==> lagoon: inputs <==
Design ULA_LCD, start of the top module:
module ULA_LCD(clk, rst, rs, rw, en, dados, SOMA, SUBT, MULT, IGUAL, A, B, sinalA, sinalB);
export LEC_CHECK = 0
export ABC_AREA = 1
export CAP_MARGIN = 20
export CELL_PAD_IN_SITES_DETAIL_PLACEMENT = 0
export CELL_PAD_IN_SITES_GLOBAL_PLACEMENT = 1
export CORE_ASPECT_RATIO = 0.59
export CORE_MARGIN = 8
export CORE_UTILIZATION = 52
export CTS_CLUSTER_SIZE = 61
export GPL_ROUTABILITY_DRIVEN = 1
export GPL_TIMING_DRIVEN = 0
export HOLD_SLACK_MARGIN = 0.12
export MAX_ROUTING_LAYER = met4
export SLEW_MARGIN = 10
export TNS_END_PERCENT = 100
create_clock -name core_clock -period 173.0 [get_ports {clk}]
run.sh (not shown) runs the stock make flow with config.mk's settings and CLKGATE_MAP_FILE=.
==> sierra (differences from lagoon) <==
- CELL_PAD_IN_SITES_DETAIL_PLACEMENT: 0 -> unset
- CELL_PAD_IN_SITES_GLOBAL_PLACEMENT: 1 -> unset
- CORE_ASPECT_RATIO: 0.59 -> unset
- CORE_MARGIN: 8 -> 2
- CORE_UTILIZATION: 52 -> 71
- CTS_CLUSTER_SIZE: 61 -> unset
- GPL_ROUTABILITY_DRIVEN: 1 -> unset
- GPL_TIMING_DRIVEN: 0 -> unset
- HOLD_SLACK_MARGIN: 0.12 -> unset
- MAX_ROUTING_LAYER: met4 -> unset
- SLEW_MARGIN: 10 -> 20
- TNS_END_PERCENT: 100 -> unset
==> flow/constraint.sdc (replaced) <==
create_clock -name core_clock -period 106.0 [get_ports {clk}]
set_input_delay 21.2000 -clock core_clock [delete_from_list [all_inputs] [get_ports {clk}]]
set_output_delay 21.2000 -clock core_clock [all_outputs]
set_load 0.01 [all_outputs]
==> xenon (differences from lagoon) <==
- ABC_AREA: 1 -> unset
- CELL_PAD_IN_SITES_DETAIL_PLACEMENT: 0 -> unset
- CORE_ASPECT_RATIO: 0.59 -> unset
- CORE_MARGIN: 8 -> 2
- CORE_UTILIZATION: 52 -> 61
- CTS_CLUSTER_DIAMETER: unset -> 102
- CTS_CLUSTER_SIZE: 61 -> unset
- GPL_TIMING_DRIVEN: 0 -> unset
- HOLD_SLACK_MARGIN: 0.12 -> unset
- MAX_ROUTING_LAYER: met4 -> unset
- PLACE_DENSITY_LB_ADDON: unset -> 0.21
- SETUP_SLACK_MARGIN: unset -> -2.0
- SLEW_MARGIN: 10 -> 20
- TNS_END_PERCENT: 100 -> unset
==> flow/constraint.sdc (replaced) <==
create_clock -name core_clock -period 179.0 [get_ports {clk}]
set_input_delay 35.8000 -clock core_clock [delete_from_list [all_inputs] [get_ports {clk}]]
set_output_delay 35.8000 -clock core_clock [all_outputs]
set_load 0.01 [all_outputs]
==> raven (differences from lagoon) <==
- ABC_AREA: 1 -> unset
- CAP_MARGIN: 20 -> 25
- CELL_PAD_IN_SITES_DETAIL_PLACEMENT: 0 -> 1
- CORE_ASPECT_RATIO: 0.59 -> 0.53
- CORE_MARGIN: 8 -> 2
- CTS_CLUSTER_SIZE: 61 -> unset
- GPL_ROUTABILITY_DRIVEN: 1 -> 0
- HOLD_SLACK_MARGIN: 0.12 -> unset
- MAX_ROUTING_LAYER: met4 -> unset
- SETUP_SLACK_MARGIN: unset -> 5.0
- SLEW_MARGIN: 10 -> 25
==> GITHUB_STEP_SUMMARY <==
### Flow metrics

| Metric | Value |
|---|---|
| Synth cell count leaders | `nor2_1 (876), nand2_1 (828), a21oi_1 (557)` |
| Drt first pass iters | `7` |
| Status | `no timing/DRC/antenna violations` |
| Reg2reg start | `estado[23]` |
| CTS Buf Count | `23` |
The numbers above come from xenon.

==> GITHUB_STEP_SUMMARY <==
### Flow metrics

| Metric | Value |
|---|---|
| Status | `no timing/DRC/antenna violations` |
| CTS root buffer | `clkbuf_16` |
| Dpl hpwl | `178,000 µm` |
| Synth cell count leaders | `nand2_1 (3,141), inv_1 (1,963), nor2_1 (1,431)` |
| CTS Buf Count | `22` |
| Reg2reg start | `estado[12]` |
| Met1 Use GR | `54.2%` |
| Drt first pass iters | `10` |
The numbers above come from sierra.

==> GITHUB_STEP_SUMMARY <==
### Flow metrics

| Metric | Value |
|---|---|
| Status | `no timing/DRC/antenna violations` |
| Drt first pass iters | `9` |
| CTS Buf Count | `19` |
| Synth cell count leaders | `nand2_1 (3,141), inv_1 (1,963), nor2_1 (1,431)` |
| Reg2reg start | `Alinha[0]` |
The numbers above come from lagoon.

==> GITHUB_STEP_SUMMARY <==
### Flow metrics

| Metric | Value |
|---|---|
| Status | `no timing/DRC/antenna violations` |
| Hold-fix buffers at CTS | `0` |
| Reg2reg start | `estado[7]` |
| Synth cell count leaders | `nor2_1 (876), nand2_1 (828), a21oi_1 (557)` |
| FFs w/ async S/R, synth | `0%` |
| CTS Buf Count | `23` |
| Top-count cell post-synth | `nor2_1` |
| Drt first pass iters | `10` |
The numbers above come from raven.


* * *

==> job 6443: inputs <==
ULA_LCD again, from the RTL that the note above started with.
clock: 67.6 ns
lec_check: 0
abc_area: 1
cap_margin: 20
core_margin: 2
core_utilization: 66
cts_cluster_diameter: 381
cts_cluster_size: 74
hold_slack_margin: 0.29
slew_margin: 20
tns_end_percent: 5
==> job 2272 (differences from job 6443) <==
ABC_AREA = not set   (was 1)
CORE_UTILIZATION = 13   (was 66)
CTS_CLUSTER_DIAMETER = not set   (was 381)
CTS_CLUSTER_SIZE = not set   (was 74)
HOLD_SLACK_MARGIN = not set   (was 0.29)
TNS_END_PERCENT = not set   (was 5)
==> flow/constraint.sdc (replaced) <==
create_clock -name core_clock -period 126.0 [get_ports {clk}]
set_input_delay 25.2000 -clock core_clock [delete_from_list [all_inputs] [get_ports {clk}]]
set_output_delay 25.2000 -clock core_clock [all_outputs]
set_load 0.01 [all_outputs]
==> impl_metrics.py <==
# Generated from Yosys and OpenROAD reports
metrics = {
    "synth": {
        "yosysMostFrequentCell": "nand2_1",
        "ys_sh_aoi_pct": 13.5,
        "adder_share_pct": 10.7,
        "simple_gate_share_pct": 49.7,
        "synth_area_sq_um": 67400,
        "ys_area_sq_um": 67400,
        "ys_sh_xor_pct": 6.25,
        "yosys_cells": 12149,
        "mux_share_pct": 0.0594,
        "yosysTopAreaCellShare_pct": 17.5,
    },
    "floorplanning": {
        "die_x_um": 324,
        "dieHeight_um": 324,
    },
    "placement": {
        "gp_congestion": 1.11,
        "dpl_cell_area_sq_um": 77900,
        "pre_cts_ws_ns": -3.47,
    },
    "run_status": {
        "outcome": "aborted with a tool error",
        "haltStage": "global routing (5_1_grt)",
    },
}
# the run above: job 6443

==> impl_metrics.py <==
# Generated from Yosys and OpenROAD reports
metrics = {
    "synth": {
        "simple_gate_share_pct": 31.1,
        "ys_sh_xor_pct": 6.48,
        "adder_share_pct": 12.1,
        "synth_area_sq_um": 60200,
        "ys_sh_aoi_pct": 34.5,
        "yosysMostFrequentCell": "nor2_1",
    },
    "run_status": {
        "outcome": "complete, no violations",
    },
    "placement": {
        "pre_cts_ws_ns": 9.28,
        "gp_congestion": 0.926,
    },
    "floorplanning": {
        "dieHeight_um": 685,
    },
}
# the run above: job 2272


* * *

==> indigo: inputs <==
Starting RTL as in the previous note.
export LEC_CHECK = 0
export ABC_AREA = 1
export CAP_MARGIN = 20
export CORE_MARGIN = 2
export CORE_UTILIZATION = 58
export HOLD_SLACK_MARGIN = 0.29
export SLEW_MARGIN = 20
export TNS_END_PERCENT = 5
create_clock -name core_clock -period 67.6 [get_ports {clk}]
==> harbor (differences from indigo) <==
CORE_UTILIZATION = 72   (was 58)
CTS_CLUSTER_DIAMETER = 207   (was default)
CTS_CLUSTER_SIZE = 32   (was default)
HOLD_SLACK_MARGIN = default   (was 0.29)
MAX_ROUTING_LAYER = met4   (was default)
TNS_END_PERCENT = default   (was 5)
==> flow/constraint.sdc (replaced) <==
create_clock -name core_clock -period 69.5 [get_ports {clk}]
set_input_delay 13.9000 -clock core_clock [delete_from_list [all_inputs] [get_ports {clk}]]
set_output_delay 13.9000 -clock core_clock [all_outputs]
set_load 0.01 [all_outputs]
==> ci_impl_report.md <==
### Flow metrics

| Metric | Value |
|---|---|
| Detailed-route vias per instance | `about 5.7` |
| Post-detailed-route count of antenna-violating nets | `0` |
| Worst-case setup margin in the final layout | `-1.68 ns` |
| Number of antenna violations at the first check in global routing | `2` |
| Endpoints failing setup | `7` |
| Layout Check Fail Reasons | `negative setup slack` |
| Number of standard-cell rows in the floorplan | `125` |
| Outcome | `finished with violations` |
| CP Class | `input port to flop` |
| Worst endpoint required time | `68.01 ns` |
| Kind of cell adding the most delay to the critical path | `AND-OR/OR-AND gates` |
(the above is from indigo)
==> ci_impl_report.md <==
### Metrics collected by this job

| Metric | Value |
|---|---|
| Post-synth EDFFs | `0` |
| Leading area contributor after synthesis | `nand2_1` |
| Area fraction in xor and xnor cells | `0.0625` |
| Most popular library cell in the synthesized design by count | `nand2_1` |
| Clk sinks | `203` |
| Leading register cell type out of synthesis | `dfxtp_1` |
| Number of standard-cell rows in the floorplan | `112` |
| Post-synth cell types | `roughly 90` |
| Overall die width | `310 µm` |
| Buffers from clock root to sink, at most | `3` |
| Floorplan utilization | `0.725` |
| Clock root buffer | `clkbuf_16` |
| Mux share | `0.000594` |
| Quantity of hold-fixing buffers added after cts | `0` |
| Complex-gate fraction of the synthesized area | `0.135` |
| Outcome | `aborted with a tool error` |
| Total I/O pin count | `35` |
| Top cells by instance count after synthesis | `nand2_1, inv_1, nor2_1` |
| Placer Congestion | `between 1 and 1.5` |
| Number of buffers created by CTS | `10` |
| Pre-CTS setup slack | `-2.50 ns` |
| Failing step | `global routing (5_1_grt)` |
(the above is from harbor)

* * *

==> v8: inputs <==
ULA_LCD again, from the RTL that the note above started with.
clock: 67.6 ns
lec_check: 0
abc_area: 1
cap_margin: 20
core_margin: 2
core_utilization: 66
cts_cluster_diameter: 381
cts_cluster_size: 78
hold_slack_margin: 0.29
slew_margin: 20
tns_end_percent: 5
==> v24 (differences from v8) <==
ABC_AREA = not set   (was 1)
CTS_CLUSTER_DIAMETER = not set   (was 381)
CTS_CLUSTER_SIZE = not set   (was 78)
HOLD_SLACK_MARGIN = not set   (was 0.29)
TNS_END_PERCENT = not set   (was 5)
==> flow/constraint.sdc (replaced) <==
create_clock -name core_clock -period 96.2 [get_ports {clk}]
set_input_delay 19.2400 -clock core_clock [delete_from_list [all_inputs] [get_ports {clk}]]
set_output_delay 19.2400 -clock core_clock [all_outputs]
set_load 0.01 [all_outputs]
==> v20 (differences from v8) <==
ABC_AREA = not set   (was 1)
CORE_UTILIZATION = 40   (was 66)
CTS_CLUSTER_DIAMETER = not set   (was 381)
CTS_CLUSTER_SIZE = not set   (was 78)
HOLD_SLACK_MARGIN = not set   (was 0.29)
TNS_END_PERCENT = not set   (was 5)
==> flow/constraint.sdc (replaced) <==
create_clock -name core_clock -period 114.0 [get_ports {clk}]
set_input_delay 22.8000 -clock core_clock [delete_from_list [all_inputs] [get_ports {clk}]]
set_output_delay 22.8000 -clock core_clock [all_outputs]
set_load 0.01 [all_outputs]
==> v16 (differences from v8) <==
CAP_MARGIN = 15   (was 20)
CORE_ASPECT_RATIO = 1.33   (was not set)
CORE_UTILIZATION = 70   (was 66)
CTS_CLUSTER_DIAMETER = not set   (was 381)
CTS_CLUSTER_SIZE = not set   (was 78)
HOLD_SLACK_MARGIN = not set   (was 0.29)
MAX_ROUTING_LAYER = met4   (was not set)
==> flow/constraint.sdc (replaced) <==
create_clock -name core_clock -period 69.1 [get_ports {clk}]
set_input_delay 13.8200 -clock core_clock [delete_from_list [all_inputs] [get_ports {clk}]]
set_output_delay 13.8200 -clock core_clock [all_outputs]
set_load 0.01 [all_outputs]
==> summary of the runs <==
- Between v24 and v20, the lower first-iteration DRC count is in v20 (gap 35%, measured against v20).
- Of v24 and v20, v20 has the higher critical path depth (gap 5).
- Of v24 and v16, v16 has the higher clock skew (gap 14 ps).
- Between v16 and v20, the lower final cell count is in v20 (gap about 33%, measured against v20).
- v16 ran to the end with violations: setup timing. v8 never finished: it broke off in global routing (5_1_grt) (ODB-0269). v20 finished clean. v24 completed with no timing, DRC or antenna violations.
==> figures <==
| metric | v24 | v8 | v20 | v16 |
|---|---|---|---|---|
| Crit path buffers/inverters | 30 | - | 38 | 87 |
| Cell resize tally after clock tree synthesis | 18 | 193 | 1 | 59 |
| Sequential share of the synthesized area | 6.75% | 6.03% | 6.75% | 6.03% |
| Area of all placed cells without fillers | 0.0671 mm2 | - | 0.0640 mm2 | 0.0766 mm2 |
| Crit path DRT | 96600 ps | - | 114410 ps | 69530 ps |
| Count of cells along the worst register-to-register path | 454 | - | 458 | 495 |
| Status | no timing/DRC/antenna violations | aborted with a tool error | no timing/DRC/antenna violations | finished with violations |
| Failing step | - | global routing (5_1_grt) | - | - |
| Layout check failures | - | - | - | setup timing |
| Cell count after placement | 9827 | 14.6k | 10.5k | 13.9k |
| Crit path capture type | register | - | register | register |
| Filler instances | 7227 | - | 15.6k | 7538 |
